== before ==
## synth_top
module synth_top(
    input clk,
    input rst,
    input btnL,
    input [15:0] sw,
    output [3:0] led,
	output pmod_1,	 
	output pmod_2,	 
	output pmod_4	 
    );
make LEC_CHECK=0 CAP_MARGIN=20 CELL_PAD_IN_SITES_GLOBAL_PLACEMENT=0 CORE_ASPECT_RATIO=0.78 CORE_MARGIN=2 CORE_UTILIZATION=39 CTS_CLUSTER_DIAMETER=385 GPL_TIMING_DRIVEN=0 MIN_ROUTING_LAYER=met1 PLACE_DENSITY=0.37 SETUP_SLACK_MARGIN=-2.0 SLEW_MARGIN=20 TNS_END_PERCENT=15 finish   # period 100.0 ns
run.sh (not shown) runs the stock make flow with config.mk's settings and CLKGATE_MAP_FILE=.
[inputs] after vs before
==> flow/config.mk <==
export PLATFORM = sky130hd
export DESIGN_NAME = synth_top
export DESIGN_NICKNAME = synth_top
export VERILOG_FILES = /design/flow/design.v
export SDC_FILE = /design/flow/constraint.sdc
export NUM_CORES = 4
export LEC_CHECK = 0
export CAP_MARGIN = 20
export CORE_MARGIN = 2
export CORE_UTILIZATION = 40
export CTS_CLUSTER_DIAMETER = 138
export PLACE_DENSITY_LB_ADDON = 0.26
export SLEW_MARGIN = 20
[summary]
- Global-route usage (higher): before
- Taking before as the reference, in after minimum clock period went down by 2450 ps, post-CTS repair timing setup buffer count went down by 40.

* * *

synth_top again, from the RTL that the note above started with.
clock: 95.5 ns
lec_check: 0
cap_margin: 20
core_margin: 2
core_utilization: 40
slew_margin: 20
Then changed:
--- a/flow/config.mk
+++ b/flow/config.mk
@@ -7,0 +8 @@
+export ABC_AREA = 1
@@ -10 +11,3 @@
-export CORE_UTILIZATION = 40
+export CORE_UTILIZATION = 70
+export CTS_CLUSTER_DIAMETER = 229
+export CTS_CLUSTER_SIZE = 40
==> flow/constraint.sdc (replaced) <==
create_clock -name core_clock -period 68.4 [get_ports {clk}]
set_input_delay 13.6800 -clock core_clock [delete_from_list [all_inputs] [get_ports {clk}]]
set_output_delay 13.6800 -clock core_clock [all_outputs]
set_load 0.01 [all_outputs]
Result: The changed run failed in global routing. Die area is lower by 40%. Synthesized cell count rises by 22%. Synthesized area is higher by 4.4%.
Then changed:
--- a/flow/config.mk
+++ b/flow/config.mk
@@ -8 +7,0 @@
-export ABC_AREA = 1
@@ -12,2 +10,0 @@
-export CTS_CLUSTER_DIAMETER = 229
-export CTS_CLUSTER_SIZE = 40
==> flow/constraint.sdc (replaced) <==
create_clock -name core_clock -period 95.5 [get_ports {clk}]
set_input_delay 19.1000 -clock core_clock [delete_from_list [all_inputs] [get_ports {clk}]]
set_output_delay 19.1000 -clock core_clock [all_outputs]
set_load 0.01 [all_outputs]
Effect:
- The new run went through all stages and came out clean
- synthesized area fell by 4.2%
- die size falls by 4.1%
- synthesized cell count fell by 18%
Then changed:
--- a/flow/config.mk
+++ b/flow/config.mk
@@ -7,0 +8 @@
+export ABC_AREA = 1
@@ -10 +11 @@
-export CORE_UTILIZATION = 70
+export CORE_UTILIZATION = 72
==> flow/constraint.sdc (replaced) <==
create_clock -name core_clock -period 107.0 [get_ports {clk}]
set_input_delay 21.4000 -clock core_clock [delete_from_list [all_inputs] [get_ports {clk}]]
set_output_delay 21.4000 -clock core_clock [all_outputs]
set_load 0.01 [all_outputs]
What happened:
- design area goes down by about 0.36%
- via count came out higher by 1.5%
- routed wire length decreases by about 7%
- non-clock buffer count goes down by 233
- global-route usage goes down by 3.0 points
- flip-flop count stays the same
Then changed:
--- a/flow/config.mk
+++ b/flow/config.mk
@@ -8 +7,0 @@
-export ABC_AREA = 1
@@ -11 +10 @@
-export CORE_UTILIZATION = 72
+export CORE_UTILIZATION = 61
==> flow/constraint.sdc (replaced) <==
create_clock -name core_clock -period 53.0 [get_ports {clk}]
set_input_delay 10.6000 -clock core_clock [delete_from_list [all_inputs] [get_ports {clk}]]
set_output_delay 10.6000 -clock core_clock [all_outputs]
set_load 0.01 [all_outputs]
What happened: This time the run finished with setup timing left; cell area is higher by 28%; global-route usage is higher by 6.9 points; critical path depth is lower by 188; first-iteration DRC count is higher by 59%; maximum frequency is higher by 12%; wire length is higher by 48%; final cell count is higher by 7.7%.
Then changed:
--- a/flow/config.mk
+++ b/flow/config.mk
@@ -7,0 +8 @@
+export ABC_AREA = 1
@@ -10 +11,2 @@
-export CORE_UTILIZATION = 61
+export CORE_UTILIZATION = 65
+export CTS_CLUSTER_DIAMETER = 250
@@ -11,0 +14 @@
+export TNS_END_PERCENT = 5
==> flow/constraint.sdc (replaced) <==
create_clock -name core_clock -period 87.7 [get_ports {clk}]
set_input_delay 17.5400 -clock core_clock [delete_from_list [all_inputs] [get_ports {clk}]]
set_output_delay 17.5400 -clock core_clock [all_outputs]
set_load 0.01 [all_outputs]
Outcome:
- This time the run ran to the end with no violations
- global-route usage fell by 7.9 points
- setup slack gets better by 40 ns
- core utilization fell by 14 points
- cell count fell by 3.7%
- wire length fell by 29%
- design area fell by 18%
- via count fell by 15%
- flip-flop count is unchanged
- register-to-register slack gets better by 40 ns

* * *

## oak
synth_top again, from the RTL that the note above started with.
make LEC_CHECK=0 CAP_MARGIN=40 CORE_MARGIN=2 CORE_UTILIZATION=44 CTS_CLUSTER_DIAMETER=88 CTS_CLUSTER_SIZE=25 GPL_ROUTABILITY_DRIVEN=0 PLACE_DENSITY=0.37 SETUP_SLACK_MARGIN=5.0 SLEW_MARGIN=20 finish   # period 52.9 ns
The flow completed for oak, but it is not clean: the layout still shows negative setup slack.
Here is what was changed in the inputs of pine compared with oak.
# oak
export LEC_CHECK = 0
export CAP_MARGIN = 40
export CORE_MARGIN = 2
export CORE_UTILIZATION = 44
export CTS_CLUSTER_DIAMETER = 88
export CTS_CLUSTER_SIZE = 25
export GPL_ROUTABILITY_DRIVEN = 0
export PLACE_DENSITY = 0.37
export SETUP_SLACK_MARGIN = 5.0
export SLEW_MARGIN = 20
create_clock -name core_clock -period 52.9 [get_ports {clk}]
# pine
export LEC_CHECK = 0
export ABC_AREA = 1
export CAP_MARGIN = 20
export CORE_MARGIN = 2
export CORE_UTILIZATION = 70
export SLEW_MARGIN = 20
create_clock -name core_clock -period 89.9 [get_ports {clk}]
[summary]
- Of oak and pine, just one finished clean: pine.
- From the logs: oak reached the end of the flow and failed the layout checks with negative setup slack.
- pine vs. oak: core utilization saw an increase; minimum clock period after layout shrank by 1040 ps.
For birch, these inputs were changed with respect to pine:
# pine
export LEC_CHECK = 0
export ABC_AREA = 1
export CAP_MARGIN = 20
export CORE_MARGIN = 2
export CORE_UTILIZATION = 70
export SLEW_MARGIN = 20
create_clock -name core_clock -period 89.9 [get_ports {clk}]
# birch
export LEC_CHECK = 0
export CAP_MARGIN = 20
export CORE_MARGIN = 2
export CORE_UTILIZATION = 40
export SLEW_MARGIN = 20
create_clock -name core_clock -period 57.9 [get_ports {clk}]
## What came out
- Summary of pine and birch: one run falls short of a clean finish, namely birch.
- The layout from birch, despite a flow that completed every stage, fails the layout checks, with the failing checks listed as negative setup slack.
- Diff pine -> birch | setup slack | decrease of 32110 ps
- Lower synthesized area was reported by birch, not pine.
- The instance count after placement with tap cells included of birch is higher than that of pine.
- [birch] clock insertion delay at the later pin of the skew report rose 30 ps relative to pine
- Measured against pine, the buffer and inverter count on the worst path of birch comes out at 0.23 times the reference value.
- Count of plain and timing-repair buffers in the layout for birch is higher than for pine.
- In the metrics for birch and pine, the one carrying the higher final period utilization is birch.
- When the final numbers for birch and pine were put side by side, the final total negative setup slack turned out to be greater in pine.
- Looking only at final routed wirelength across all metal layers, and setting everything else aside, the lower value of birch and pine goes to pine.
For maple, these inputs were changed with respect to birch:
# birch
export LEC_CHECK = 0
export CAP_MARGIN = 20
export CORE_MARGIN = 2
export CORE_UTILIZATION = 40
export SLEW_MARGIN = 20
create_clock -name core_clock -period 57.9 [get_ports {clk}]
# maple
export LEC_CHECK = 0
export CAP_MARGIN = 20
export CORE_MARGIN = 2
export CORE_UTILIZATION = 27
export SLEW_MARGIN = 20
create_clock -name core_clock -period 123.0 [get_ports {clk}]
--- outcome ---
maple ran to completion and came out clean on the timing, DRC and antenna checks. In the flow results for maple and birch, the initial antenna violation count is smaller on birch. Compared with birch, in maple placer's final routability congestion estimate fell 0.021, combined area of the multi-input logic cells fell 2200 µm², final worst slack rose 38140 ps.
